Design top, start of the top module:
module top(
        clk, reset, up, down, hsync, vsync, rgb, pmod_switch, pause_switch,
         MISO, SW, SS, MOSI, SCLK, LED, an, seg
    );
For scale: about 260 flip-flops, roughly 41 I/O pins, ~14000 um2 of cells after synthesis.
Settings: LEC_CHECK=0, ABC_AREA=1, CAP_MARGIN=20, CORE_MARGIN=2, CORE_UTILIZATION=72, CTS_CLUSTER_SIZE=100, PLACE_DENSITY=0.35, SETUP_SLACK_MARGIN=0.46, SLEW_MARGIN=20; clock period 2.9 ns.
run.sh (not shown) runs the stock make flow with config.mk's settings and CLKGATE_MAP_FILE=.
The first run finished but failed the layout checks on negative setup slack.
Next try:
- ABC_AREA: 1 -> default
- CORE_UTILIZATION: 72 -> 64
- CTS_CLUSTER_SIZE: 100 -> default
- PLACE_DENSITY: 0.35 -> default
- SETUP_SLACK_MARGIN: 0.46 -> default
- clock period: 2.9 -> 5.14 ns (I/O delays scaled with it)
Effect:
- The changed run ran to the end with no violations
- design area came out lower by 10%
- via count came out lower by 22%
- total power came out lower by 41%
- critical path depth came out lower by 5
- count of clock-buffer cells in the layout came out lower by 4
- synthesized area came out lower by 0.89%
- final cell count came out lower by 18%
- utilization came out lower by 18 points
- first-iteration DRC count came out lower by 60%

top again, from the RTL that the note above started with.
clock: 6.62 ns
lec_check: 0
abc_area: 1
cap_margin: 20
core_margin: 2
core_utilization: 69
cts_cluster_diameter: 54
place_density_lb_addon: 0.29
setup_slack_margin: 0.76
slew_margin: 20
The first run finished clean.
Next try:
Settings changed: ABC_AREA 1 to default, CORE_UTILIZATION 69 to 17, CTS_CLUSTER_DIAMETER 54 to default, PLACE_DENSITY_LB_ADDON 0.29 to default, SETUP_SLACK_MARGIN 0.76 to default.
Clock period 6.62 ns to 13.7 ns, I/O delays scaled along.
The new run went through all stages and came out clean. Global-route usage went down by 22 points. Cell area is higher by 4.7%. Power goes down by about 50%. Via count fell by about 12%. Combinational power decreases by 55%. Area after synthesis went down by 0.89%. Wire length fell by 1.0%. Cell count grows by 21%. First-iteration DRC count is lower by 30%. Setup slack improved by 4200 ps. Die area grows to 3.9 times its value.
Next try:
Settings changed: ABC_AREA from default to 1, CORE_UTILIZATION 17 to 69, CTS_CLUSTER_DIAMETER from default to 54, SETUP_SLACK_MARGIN from default to 1.92.
Clock period 13.7 ns to 7.81 ns, I/O delays scaled along.
Outcome: The changed run passed the timing, DRC and antenna checks. Power rose by 78%. Setup slack degrades by 3800 ps. Non-clock buffer count fell by 3. Clock power rose by 79%. Global-route usage rose by 23 points. Wire length rose by 3.5%. Sequential power rose by 76%. Design area fell by 4.7%. Synthesized area rose by 0.90%.
Next try:
Settings changed: ABC_AREA 1 to default, CORE_UTILIZATION 69 to 72, PLACE_DENSITY from default to 0.35, SETUP_SLACK_MARGIN 1.92 to 2.09.
Clock period 7.81 ns to 7.06 ns, I/O delays scaled along.
The changed run ran to the end with no violations. First-iteration DRC count shrinks by 23%. Power grows by 9.2%. Synthesized area shrinks by 0.89%.

## oak
Starting RTL as in the previous note.
Settings: LEC_CHECK=0, ABC_AREA=0, CAP_MARGIN=20, CORE_MARGIN=2, CORE_UTILIZATION=21, CTS_CLUSTER_SIZE=69, MIN_ROUTING_LAYER=met1, PLACE_DENSITY_LB_ADDON=0.25, SETUP_SLACK_MARGIN=-0.28, SLEW_MARGIN=5; clock period 4.32 ns.
diff inputs: oak => pine
- a change of SLEW_MARGIN from 5 to 20
- a deleted SETUP_SLACK_MARGIN that had been -0.28
- a deleted ABC_AREA that had been 0
- a deleted MIN_ROUTING_LAYER that had been met1
- a deleted CTS_CLUSTER_SIZE that had been 69
- a change of CORE_UTILIZATION from 21 to 40
- a deleted PLACE_DENSITY_LB_ADDON that had been 0.25
- a change of the clock period (ns, I/O delays scaled along) from 4.32 to 5.88
--- outcome ---
Each of the runs, namely oak and pine, reached the end of the flow and came out clean.
| final critical path time including I/O delays and setup | pine vs oak | 0.37 ns higher |
Compare oak and pine | ratio of final minimum period to clock period higher: oak
| met1 usage in global routing | higher: pine |
What birch does differently from pine at the input level:
- setting PLACE_DENSITY_LB_ADDON to 0.29 for the first time
- setting ABC_AREA to 1 for the first time
- changing CORE_UTILIZATION from 40 to 72
- changing the clock period (ns, I/O delays scaled along) from 5.88 to 2.84
Notes after the runs:
- Relative to pine, clock period minus final worst setup slack decreased by 1.38 ns in birch.
- Comparing birch and pine, share of the clock period used by the worst path after layout is higher on birch.
- Worst setup slack after placement, birch and pine: lower on birch
- Via-per-instance ratio of birch exceeds that of pine by more than 10%.
- Looking at clock-buffer cell count, birch sits below pine.
- In birch the implementation completed, yet the final layout does not meet the checks, the culprit being setup timing.
- When birch is measured against pine, its slew of the pin with the lowest slew margin turns out 0.33 ns lower.
- birch — combinational group share of total power 0.5 points higher, pine as reference
- Against pine, birch reports a worst path buffer plus inverter count that is higher.
- birch does worse than pine on setup slack after layout.
- Going from pine to birch, the post-route worst hold slack was found to have gone down by 0.0060 ns.
Inputs modified between birch and maple:
- CTS_CLUSTER_DIAMETER: unset -> 355
- PLACE_DENSITY_LB_ADDON: 0.29 -> 0.01
- CTS_CLUSTER_SIZE: unset -> 14
## What came out
The layout from maple, despite a flow that completed every stage, fails the layout checks, with the failing checks listed as setup timing.
When maple is measured against birch, its met1 routed wirelength after detailed routing turns out 2.4% higher.
Taking birch as the reference, in maple post-layout total power shrank by about 10%, depth of the worst register-to-register path grew by 3.
Relative to birch, post-layout worst setup margin has increased by 0.27 ns in maple.
Startpoint of the worst setup timing path: pg.y_ball_reg[2]$_SDFFE_PP0P_ -> maple, pg.y_ball_reg[1]$_SDFFE_PP0P_ -> birch
On met2 wirelength from detailed routing: maple sits below birch.
The proportion of total power due to net switching on maple is in line with that on birch.
Fill cell total of the finished layout delta for maple relative to birch: about 11% higher
Cell with the largest stage delay on the worst path = sky130_fd_sc_hd__dfxtp_4: birch; cell with the largest stage delay on the worst path = sky130_fd_sc_hd__dfxtp_2: maple
birch → maple: post-detailed-route wirelength per cell went down by 0.72 um, core occupancy in the finished layout went down by 0.68 points.
### maple -> cedar
- swapping 72 for 70 in CORE_UTILIZATION
- clearing CTS_CLUSTER_SIZE, which used to be 14
- putting SETUP_SLACK_MARGIN at 0.82 where nothing was set
- swapping 355 for 28 in CTS_CLUSTER_DIAMETER
- clearing PLACE_DENSITY_LB_ADDON, which used to be 0.01
## What came out
- Status(cedar) = ERROR, stage = 4_1_cts
- Post-synthesis chip area from yosys came out exactly the same in maple and cedar.
- From maple to cedar the numbers moved as follows: xor-xnor portion of the synthesized cell area barely changed, overall chip area rose by 2.8%.
- Going from maple to cedar, placer congestion estimate grows by 0.041.
- Reported for maple and cedar, unique cell type count in the Yosys netlist turned out identical to the last digit.
- Summary of the comparison: horizontal extent of the die is higher in cedar, relative to maple.
- In terms of placed wire-length estimate after detailed placement, maple and cedar differ only marginally.
- cedar: worst slack at placement higher than maple
- Comparing maple and cedar, placeable core region is lower on maple.

Starting RTL as in the previous note.
Settings: LEC_CHECK=0, CAP_MARGIN=20, CELL_PAD_IN_SITES_GLOBAL_PLACEMENT=3, CORE_MARGIN=2, CORE_UTILIZATION=42, CTS_CLUSTER_SIZE=92, GPL_ROUTABILITY_DRIVEN=0, HOLD_SLACK_MARGIN=0.12, MAX_ROUTING_LAYER=met4, MIN_ROUTING_LAYER=met1, SLEW_MARGIN=20, TNS_END_PERCENT=30; clock period 6.97 ns.
The baseline completed with no timing, DRC or antenna violations.
==> next run, changes <==
==> flow/config.mk (replaced) <==
export PLATFORM = sky130hd
export DESIGN_NAME = top
export DESIGN_NICKNAME = top
export VERILOG_FILES = /design/flow/design.v
export SDC_FILE = /design/flow/constraint.sdc
export NUM_CORES = 4
export LEC_CHECK = 0
export CAP_MARGIN = 20
export CORE_MARGIN = 2
export CORE_UTILIZATION = 40
export CTS_CLUSTER_SIZE = 92
export HOLD_SLACK_MARGIN = 0.12
export MIN_ROUTING_LAYER = met2
export SLEW_MARGIN = 20
==> flow/constraint.sdc (replaced) <==
create_clock -name core_clock -period 10.0 [get_ports {clk}]
set_input_delay 2.0000 -clock core_clock [delete_from_list [all_inputs] [get_ports {clk}]]
set_output_delay 2.0000 -clock core_clock [all_outputs]
set_load 0.01 [all_outputs]
What happened: The new run finished but fails on design-rule violations; wire length went down by 3.3%; die area went up by 4.9%; worst setup slack gains 2.4 ns; non-clock buffer count is lower by 5.
==> next run, changes <==
--- a/flow/config.mk
+++ b/flow/config.mk
@@ -8,7 +8,6 @@
 export CAP_MARGIN = 20
 export CORE_MARGIN = 2
-export CORE_UTILIZATION = 40
-export CTS_CLUSTER_SIZE = 92
-export HOLD_SLACK_MARGIN = 0.12
-export MIN_ROUTING_LAYER = met2
+export CORE_UTILIZATION = 69
+export CTS_CLUSTER_DIAMETER = 54
+export SETUP_SLACK_MARGIN = 0.76
 export SLEW_MARGIN = 20
==> flow/constraint.sdc (replaced) <==
create_clock -name core_clock -period 7.06 [get_ports {clk}]
set_input_delay 1.4120 -clock core_clock [delete_from_list [all_inputs] [get_ports {clk}]]
set_output_delay 1.4120 -clock core_clock [all_outputs]
set_load 0.01 [all_outputs]
What happened: The new run ran to the end with no violations. Wire length is lower by a few percent. Total power goes up by well over a third. Count of clock-buffer cells in the layout fell by 6.
==> next run, changes <==
--- a/flow/config.mk
+++ b/flow/config.mk
@@ -8,6 +8,7 @@
 export CAP_MARGIN = 20
 export CORE_MARGIN = 2
-export CORE_UTILIZATION = 69
+export CORE_UTILIZATION = 72
 export CTS_CLUSTER_DIAMETER = 54
-export SETUP_SLACK_MARGIN = 0.76
+export PLACE_DENSITY = 0.35
+export SETUP_SLACK_MARGIN = -0.55
 export SLEW_MARGIN = 20
=>
- clock power goes down by a little under a tenth
- wire length grows by a few percent
- fmax drops slightly
- total power goes down by a few percent
- final cell count goes down slightly

Setup of job 2795:
top again, from the RTL that the note above started with.
==> flow/config.mk <==
export PLATFORM = sky130hd
export DESIGN_NAME = top
export DESIGN_NICKNAME = top
export VERILOG_FILES = /design/flow/design.v
export SDC_FILE = /design/flow/constraint.sdc
export NUM_CORES = 4
export LEC_CHECK = 0
export ABC_AREA = 1
export CAP_MARGIN = 20
export CORE_ASPECT_RATIO = 1.29
export CORE_MARGIN = 2
export CORE_UTILIZATION = 20
export CTS_CLUSTER_DIAMETER = 139
export HOLD_SLACK_MARGIN = 0.15
export MAX_ROUTING_LAYER = met4
export SETUP_SLACK_MARGIN = 1.22
export SLEW_MARGIN = 5
export TNS_END_PERCENT = 35
==> flow/constraint.sdc <==
create_clock -name core_clock -period 6.83 [get_ports {clk}]
set_input_delay 1.3660 -clock core_clock [delete_from_list [all_inputs] [get_ports {clk}]]
set_output_delay 1.3660 -clock core_clock [all_outputs]
set_load 0.01 [all_outputs]
Job 2795: flow completed, timing, DRC and antenna clean
## Diff of input files: job 7376 against job 2795
- a deleted TNS_END_PERCENT that had been 35
- a deleted ABC_AREA that had been 1
- a change of CORE_UTILIZATION from 20 to 51
- a deleted HOLD_SLACK_MARGIN that had been 0.15
- a deleted CTS_CLUSTER_DIAMETER that had been 139
- a deleted SETUP_SLACK_MARGIN that had been 1.22
- a change of SLEW_MARGIN from 5 to 20
- a deleted MAX_ROUTING_LAYER that had been met4
- a deleted CORE_ASPECT_RATIO that had been 1.29
- a change of the clock period (ns, I/O delays scaled along) from 6.83 to 5.12
Results
Diff job 2795 -> job 7376: area after synthesis decreased 130 um2, logic gate share of total power went down by 0.2 points, final design area excluding fillers lower.
For job 2795, the first element of the critical path was reset, unlike job 7376, where it was pg.y_pad_reg[3].
Job 7376 vs job 2795, relative area change from synthesis to final layout went down by 5.2 points.
Inputs modified between job 7376 and job 104:
- CORE_UTILIZATION: 51 -> 40
==> comparison <==
The top fanout value on the critical path reported for job 104 is smaller than that of job 7376 by 3.
Final cell count delta for job 104 relative to job 7376: 109 higher
Compared with job 7376, in job 104 total power consumption of the routed design fell 320 uW, combinational power -about 2%, number of stages on the worst setup path has increased, area enclosed by the die boundary up about 27%, synthesis-to-layout area growth shrank by 0.19 points.
Job 7376 has a lower post-layout period usage of the worst path than job 104.
Input-level comparison between job 8640 and job 104:
- a change of CORE_UTILIZATION from 40 to 20
- an added MAX_ROUTING_LAYER of met4
- a change of the clock period (ns, I/O delays scaled along) from 5.12 to 10.0
==> comparison <==
- The last element of the critical path comes out LED[0] in one run and gs.r_dig2[3] in the other, namely in job 8640 and job 104 respectively.
- Of job 8640 and job 104, the lower total CTS buffers belongs to job 104.
- As of job 8640, clock power had fallen by more than a quarter compared to job 104.
- When the final numbers for job 8640 and job 104 were put side by side, the final area turned out to be greater in job 8640.
- The relative contribution of the clock network to total power reported for job 8640 is greater than that of job 104 by 2.4 points.
- Re worst setup slack: job 104 was lower than job 8640.
- Changes observed in job 8640 relative to job 104: sequential share of layout area shrank by 1.4 points; post-layout period usage of the worst path shrank by 34 points.
Power and IR drop assume default switching activity.
